==> inputs of run R <==
Design pe_tile_new_unq1, start of the top module:
module pe_tile_new_unq1 (
clk,
config_addr,
config_data,
out_BUS16_S0_T0,
in_BUS16_S0_T0,
out_BUS16_S0_T1,
in_BUS16_S0_T1,
out_BUS16_S0_T2,
in_BUS16_S0_T2,
out_BUS16_S0_T3,
in_BUS16_S0_T3,
out_BUS16_S0_T4,
in_BUS16_S0_T4,
out_BUS16_S1_T0,
in_BUS16_S1_T0,
out_BUS16_S1_T1,
in_BUS16_S1_T1,
out_BUS16_S1_T2,
in_BUS16_S1_T2,
out_BUS16_S1_T3,
in_BUS16_S1_T3,
out_BUS16_S1_T4,
in_BUS16_S1_T4,
out_BUS16_S2_T0,
in_BUS16_S2_T0,
out_BUS16_S2_T1,
in_BUS16_S2_T1,
out_BUS16_S2_T2,
in_BUS16_S2_T2,
out_BUS16_S2_T3,
in_BUS16_S2_T3,
out_BUS16_S2_T4,
in_BUS16_S2_T4,
out_BUS16_S3_T0,
in_BUS16_S3_T0,
out_BUS16_S3_T1,
in_BUS16_S3_T1,
out_BUS16_S3_T2,
in_BUS16_S3_T2,
out_BUS16_S3_T3,
in_BUS16_S3_T3,
out_BUS16_S3_T4,
in_BUS16_S3_T4,
out_BUS1_S0_T0,
in_BUS1_S0_T0,
out_BUS1_S0_T1,
in_BUS1_S0_T1,
out_BUS1_S0_T2,
in_BUS1_S0_T2,
out_BUS1_S0_T3,
in_BUS1_S0_T3,
out_BUS1_S0_T4,
in_BUS1_S0_T4,
out_BUS1_S1_T0,
in_BUS1_S1_T0,
out_BUS1_S1_T1,
in_BUS1_S1_T1,
out_BUS1_S1_T2,
in_BUS1_S1_T2,
out_BUS1_S1_T3,
in_BUS1_S1_T3,
out_BUS1_S1_T4,
in_BUS1_S1_T4,
out_BUS1_S2_T0,
in_BUS1_S2_T0,
out_BUS1_S2_T1,
in_BUS1_S2_T1,
out_BUS1_S2_T2,
in_BUS1_S2_T2,
out_BUS1_S2_T3,
in_BUS1_S2_T3,
out_BUS1_S2_T4,
in_BUS1_S2_T4,
out_BUS1_S3_T0,
in_BUS1_S3_T0,
out_BUS1_S3_T1,
in_BUS1_S3_T1,
out_BUS1_S3_T2,
in_BUS1_S3_T2,
out_BUS1_S3_T3,
in_BUS1_S3_T3,
out_BUS1_S3_T4,
in_BUS1_S3_T4,
reset,
tile_id
);
clock: 16.6 ns
lec_check: 0
cap_margin: 20
core_aspect_ratio: 1.82
core_margin: 2
core_utilization: 40
cts_cluster_diameter: 387
gpl_routability_driven: 0
slew_margin: 20
run.sh (not shown) runs the stock make flow with config.mk's settings and CLKGATE_MAP_FILE=.
==> run K (differences from run R) <==
--- a/flow/config.mk
+++ b/flow/config.mk
@@ -8,7 +8,6 @@
 export CAP_MARGIN = 20
-export CORE_ASPECT_RATIO = 1.82
 export CORE_MARGIN = 2
-export CORE_UTILIZATION = 40
-export CTS_CLUSTER_DIAMETER = 387
-export GPL_ROUTABILITY_DRIVEN = 0
+export CORE_UTILIZATION = 51
+export CTS_CLUSTER_SIZE = 37
+export SETUP_SLACK_MARGIN = -1.01
 export SLEW_MARGIN = 20
==> flow/constraint.sdc (replaced) <==
create_clock -name core_clock -period 10.6 [get_ports {clk}]
set_input_delay 2.1200 -clock core_clock [delete_from_list [all_inputs] [get_ports {clk}]]
set_output_delay 2.1200 -clock core_clock [all_outputs]
set_load 0.01 [all_outputs]
==> summary of the runs <==
Run K finished but fails on negative setup slack. Run R finished but fails on negative setup slack. Area after synthesis is the same in run K and run R. In run R the non-clock buffer count is lower than in run K, by 587. Between run R and run K, the lower global-route usage is in run R (gap 4.1 points). Combinational power: run K is higher than run R (81%). Of run K and run R, run K has the higher via count (gap 1.5%, measured against run R). Of run R and run K, run K has the higher sequential power (gap 36%, measured against run K). Against run K, the clock power of run R is smaller by 44%.
==> figures <==
item                                                               run K                       run R
Comb/total area                                                   0.5160                      0.5473
Total net switching power                                     0.003871 W                  0.002311 W
Maximum level of the CTS H-tree                                        3                           2
Launching point of the worst reg2reg path          cb_data0.config_cb[0]       cb_data0.config_cb[1]
Total core area                                             99,570 sq um               126,400 sq um
Design Power                                                  0.009670 W                  0.005574 W
Largest voltage drop on the vdd net                             254.4 uV                    93.59 uV
Clk pwr                                                        0.00252 W                   0.00142 W
Run status                                    complete, but fails checks  complete, but fails checks
Violated checks                                     negative setup slack        negative setup slack
Net total in the final layout                                      8,615                       8,014
Clock network power share                                          0.261                       0.256
Starting Density                                                  0.5123                      0.4035
Final setup margin                                             -2.500 ns                  -0.1749 ns
Area used by multi-input combinational logic                36,790 sq um                36,070 sq um
Final Instance Count excl. Fillers                                 9,176                       8,999
Total number of placement rows                                       116                         176


==> maple <==
Starting RTL as in the previous note.
export LEC_CHECK = 0
export CAP_MARGIN = 20
export CELL_PAD_IN_SITES_GLOBAL_PLACEMENT = 1
export CORE_ASPECT_RATIO = 1.82
export CORE_MARGIN = 2
export CORE_UTILIZATION = 40
export CTS_CLUSTER_DIAMETER = 240
export GPL_ROUTABILITY_DRIVEN = 0
export PLACE_DENSITY_LB_ADDON = 0.03
export SLEW_MARGIN = 20
create_clock -name core_clock -period 16.6 [get_ports {clk}]
==> sierra: changes against maple <==
==> flow/config.mk (replaced) <==
export PLATFORM = sky130hd
export DESIGN_NAME = pe_tile_new_unq1
export DESIGN_NICKNAME = pe_tile_new_unq1
export VERILOG_FILES = /design/flow/design.v
export SDC_FILE = /design/flow/constraint.sdc
export NUM_CORES = 4
export LEC_CHECK = 0
export CAP_MARGIN = 20
export CORE_MARGIN = 2
export CORE_UTILIZATION = 57
export CTS_CLUSTER_SIZE = 61
export SETUP_SLACK_MARGIN = 2.8
export SLEW_MARGIN = 20
==> flow/constraint.sdc (replaced) <==
create_clock -name core_clock -period 15.2 [get_ports {clk}]
set_input_delay 3.0400 -clock core_clock [delete_from_list [all_inputs] [get_ports {clk}]]
set_output_delay 3.0400 -clock core_clock [all_outputs]
set_load 0.01 [all_outputs]
==> qor summary <==
metric                                                                     maple                      sierra
Placed wire-length estimate after detailed placement                   269800 um                   225400 um
Die Area                                                              130500 um2                   91900 um2
Area of the core region                                               126400 um2                   88510 um2
Setup bufs post-CTS                                                            0                         141
Pre-placement core utilization                                            0.4035                      0.5763
Pre-CTS WS                                                              6.687 ps                    2.570 ps
Post_cts resized                                                               1                         682
Total CTS buffers                                                             55                          66
Count of unique library cells instantiated by Yosys                          117                         117
Placed instance count                                                       8815                        8328
Run status                                            complete, but fails checks   aborted with a tool error
Failing step                                                                   -    global routing (5_1_grt)
Violated checks                                             negative setup slack                           -
Root buf cell                                         sky130_fd_sc_hd__clkbuf_16  sky130_fd_sc_hd__clkbuf_16
Async set or reset register ratio after synthesis                              0                           0
Y dimension of the die                                                  485.8 um                    303.1 um
DP Area                                                                63420 um2                   65620 um2
Number of core rows                                                          176                         109
Number of cells in Yosys stat                                               6355                        6355
Die W                                                                   268.7 um                    303.1 um
Fraction of the yosys area taken by sequential cells                      0.2259                      0.2259
Synthesized-area fraction occupied by adder cells                         0.1436                      0.1436
Total number of H-tree levels                                                  2                           3
Number of sinks on the clock net                                             552                         552


==> job 3186: inputs <==
Starting RTL as in the previous note.
==> flow/config.mk <==
export PLATFORM = sky130hd
export DESIGN_NAME = pe_tile_new_unq1
export DESIGN_NICKNAME = pe_tile_new_unq1
export VERILOG_FILES = /design/flow/design.v
export SDC_FILE = /design/flow/constraint.sdc
export NUM_CORES = 4
export LEC_CHECK = 0
export ABC_AREA = 1
export CAP_MARGIN = 0
export CELL_PAD_IN_SITES_GLOBAL_PLACEMENT = 3
export CORE_ASPECT_RATIO = 0.86
export CORE_MARGIN = 4
export CORE_UTILIZATION = 48
export CTS_CLUSTER_SIZE = 82
export GPL_TIMING_DRIVEN = 0
export HOLD_SLACK_MARGIN = -0.07
export MAX_ROUTING_LAYER = met5
export SLEW_MARGIN = 25
==> flow/constraint.sdc <==
create_clock -name core_clock -period 20.0 [get_ports {clk}]
set_input_delay 4.0000 -clock core_clock [delete_from_list [all_inputs] [get_ports {clk}]]
set_output_delay 4.0000 -clock core_clock [all_outputs]
set_load 0.01 [all_outputs]
==> job 2838: changes against job 3186 <==
- ABC_AREA: 1 -> not set
- CAP_MARGIN: 0 -> 20
- CELL_PAD_IN_SITES_GLOBAL_PLACEMENT: 3 -> not set
- CORE_ASPECT_RATIO: 0.86 -> not set
- CORE_MARGIN: 4 -> 2
- CORE_UTILIZATION: 48 -> 40
- CTS_CLUSTER_SIZE: 82 -> not set
- GPL_TIMING_DRIVEN: 0 -> not set
- HOLD_SLACK_MARGIN: -0.07 -> not set
- MAX_ROUTING_LAYER: met5 -> not set
- SLEW_MARGIN: 25 -> 20
==> reports/metrics.cfg <==
[run_status]
status = did not finish
haltStage = 3_1_place_gp_skip_io
error_line = [ERROR GPL-0301] Utilization 118.401 % exceeds 100%.

[synthesis]
syn_area_um2 = 49500
topCellsByArea = dfxtp_1, nand2_1, fa_1
simple_gate_share_pct = 31.9
synth_nets = 8465
xor_share_pct = 1.47
post_synth_ao_oa_area_fraction_pct = 17.7

[floorplan]
num_rows = 108

[end of results for job 3186]
==> reports/metrics.cfg <==
[run_status]
status = complete, no violations

[synthesis]
syn_area_um2 = 51000
post_synth_ao_oa_area_fraction_pct = 21.7
synth_nets = 7192
topCellsByArea = dfxtp_1, fa_1, mux2i_1
simple_gate_share_pct = 17.5

[floorplan]
num_rows = 131

[end of results for job 2838]


==> exp/willow <==
Starting RTL as in the previous note.
make LEC_CHECK=0 ABC_AREA=0 CAP_MARGIN=20 CELL_PAD_IN_SITES_GLOBAL_PLACEMENT=0 CORE_MARGIN=2 CORE_UTILIZATION=69 CTS_CLUSTER_SIZE=43 GPL_ROUTABILITY_DRIVEN=1 HOLD_SLACK_MARGIN=0.08 MAX_ROUTING_LAYER=met5 MIN_ROUTING_LAYER=met1 SETUP_SLACK_MARGIN=-1.34 SLEW_MARGIN=20 TNS_END_PERCENT=95 finish   # period 16.5 ns
==> exp/onyx: changes against exp/willow <==
==> flow/config.mk (replaced) <==
export PLATFORM = sky130hd
export DESIGN_NAME = pe_tile_new_unq1
export DESIGN_NICKNAME = pe_tile_new_unq1
export VERILOG_FILES = /design/flow/design.v
export SDC_FILE = /design/flow/constraint.sdc
export NUM_CORES = 4
export LEC_CHECK = 0
export CAP_MARGIN = 20
export CORE_MARGIN = 2
export CORE_UTILIZATION = 40
export SLEW_MARGIN = 20
==> flow/constraint.sdc (replaced) <==
create_clock -name core_clock -period 19.0 [get_ports {clk}]
set_input_delay 3.8000 -clock core_clock [delete_from_list [all_inputs] [get_ports {clk}]]
set_output_delay 3.8000 -clock core_clock [all_outputs]
set_load 0.01 [all_outputs]
==> summary of the runs <==
exp/onyx ran to the end with no violations. exp/willow failed in global routing (5_1_grt), error ODB-0269.
In area after synthesis, exp/willow and exp/onyx do not differ.
Of exp/willow and exp/onyx, exp/onyx has the higher die area (gap 42%, measured against exp/onyx).
Synthesized cell count is the same in exp/willow and exp/onyx.
No activity file was given, so power comes from the tool's default toggle rates.
